==> v32 <==
## microprocessor
module microprocessor(clk, rst, outputPorts, inputPorts, imem_addr, imem_data, dmem_addr, dmem_we, dmem_wdata, dmem_rdata);
	parameter BUS_SIZE = 32;
	parameter DIR_SIZE = BUS_SIZE;
	parameter OPC_SIZE = BUS_SIZE; 
	parameter DIR_SIZE_INTERNAL = 5;  
	input clk;
	input rst;
	input [1:0] inputPorts;
	output [7:0] outputPorts;
	output [7:0] imem_addr;
	input [31:0] imem_data;
	output [7:0] dmem_addr;
	output dmem_we;
	output [31:0] dmem_wdata;
	input [31:0] dmem_rdata;
	wire MemaReg;
	wire rst_n;
	wire enWrSram;
	wire [2 : 0] ALUSelector;
	wire enWriteMemory;
	wire branch;
	wire jump;
	wire enablePC;
	wire fteALU;
	wire regDst;
	wire [OPC_SIZE - 1 : 0] opCode;
	wire flagZ;
	wire [1:0] dirSelPC;
	wire [BUS_SIZE - 1 : 0] outMemory;
	wire [BUS_SIZE - 1 : 0] DRB_reg_file;
	wire [BUS_SIZE - 1 : 0] ALU_res;	
	assign rst_n = rst;
	data_path #(.BUS_SIZE(BUS_SIZE), .DIR_SIZE(DIR_SIZE)) myData(
		.opCode(opCode),
		.MemaReg(MemaReg),
		.enWrSram(enWrSram),
		.ALUSelector(ALUSelector),
		.enablePC(enablePC),
		.fteALU(fteALU),
		.clk(clk),
		.rst(rst_n),
		.regDst(regDst),
		.dirSelPC(dirSelPC),
		.flagZ(flagZ),
		.ALU_res_memory(ALU_res),
		.outMemory_memory(outMemory),
		.DRB_reg_file_memory(DRB_reg_file),
		.imem_addr(imem_addr),
		.imem_data(imem_data)
	);
	control_path #(.BUS_SIZE(BUS_SIZE), .DIR_SIZE(DIR_SIZE)) myControl(
		.opCode(opCode[31:26]),
		.functionCode(opCode[5:0]),
		.MemaReg(MemaReg),
  ...
make LEC_CHECK=0 CAP_MARGIN=0 CELL_PAD_IN_SITES_DETAIL_PLACEMENT=0 CORE_ASPECT_RATIO=0.96 CORE_MARGIN=2 CORE_UTILIZATION=66 CTS_CLUSTER_DIAMETER=270 GPL_ROUTABILITY_DRIVEN=1 MIN_ROUTING_LAYER=met1 SETUP_SLACK_MARGIN=-0.16 SLEW_MARGIN=20 TNS_END_PERCENT=75 finish   # period 2.9 ns
run.sh (not shown) runs the stock make flow with config.mk's settings and CLKGATE_MAP_FILE=.
==> v1: changes against v32 <==
- ABC_AREA: unset -> 1
- CAP_MARGIN: 0 -> 20
- CELL_PAD_IN_SITES_DETAIL_PLACEMENT: 0 -> unset
- CELL_PAD_IN_SITES_GLOBAL_PLACEMENT: unset -> 1
- CORE_ASPECT_RATIO: 0.96 -> unset
- CORE_UTILIZATION: 66 -> 40
- CTS_CLUSTER_DIAMETER: 270 -> 190
- GPL_TIMING_DRIVEN: unset -> 0
- MAX_ROUTING_LAYER: unset -> met4
- MIN_ROUTING_LAYER: met1 -> met2
- SETUP_SLACK_MARGIN: -0.16 -> 0.7
- SLEW_MARGIN: 20 -> 25
- TNS_END_PERCENT: 75 -> unset
==> flow/constraint.sdc (replaced) <==
create_clock -name core_clock -period 6.0 [get_ports {clk}]
set_input_delay 1.2000 -clock core_clock [delete_from_list [all_inputs] [get_ports {clk}]]
set_output_delay 1.2000 -clock core_clock [all_outputs]
set_load 0.01 [all_outputs]
==> v9: changes against v32 <==
- ABC_AREA: unset -> 1
- CAP_MARGIN: 0 -> 20
- CELL_PAD_IN_SITES_DETAIL_PLACEMENT: 0 -> unset
- CORE_ASPECT_RATIO: 0.96 -> unset
- CORE_UTILIZATION: 66 -> 40
- CTS_CLUSTER_DIAMETER: 270 -> unset
- MAX_ROUTING_LAYER: unset -> met4
- MIN_ROUTING_LAYER: met1 -> unset
- SETUP_SLACK_MARGIN: -0.16 -> unset
- TNS_END_PERCENT: 75 -> unset
==> flow/constraint.sdc (replaced) <==
create_clock -name core_clock -period 6.0 [get_ports {clk}]
set_input_delay 1.2000 -clock core_clock [delete_from_list [all_inputs] [get_ports {clk}]]
set_output_delay 1.2000 -clock core_clock [all_outputs]
set_load 0.01 [all_outputs]
==> CHANGELOG.md <==
### Changed

* Final setup viols at 28
* Final worst setup slack at -0.858 ns
* Grt met1 use at between 50% and 60%
* Worst min path class: in -> reg
* Clock transition at path regs at roughly 0.060 ns
* Violated checks: setup timing
* Status: failed layout checks
# the run above: v32

==> CHANGELOG.md <==
### Changed

* Status: did not finish
* Stopping stage: global routing
* Post-Synthesis Cell Area at about 65000 um2
* Log Error: [ERROR GRT-0116] Global routing finished with congestion. Check the congestion regions in the DRC Viewer.
* Grt met1 use at 0%
* Hold buffer count at cts at 0
* Area leader, netlist: edfxtp_1
* Met2 usage at between 80% and 90%
# the run above: v1

==> CHANGELOG.md <==
### Changed

* Final setup viols at 0
* Clock transition at path regs at around 0.060 ns
* Largest class: registers
* Setup Fix Bufs, Post-CTS at 0
* Worst-Margin Slew at about 1.2 ns
* Final worst setup slack at 1.73 ns
* IO Pins at about 130
* Worst min path class: reg -> reg
* Status: complete, no violations
# the run above: v9

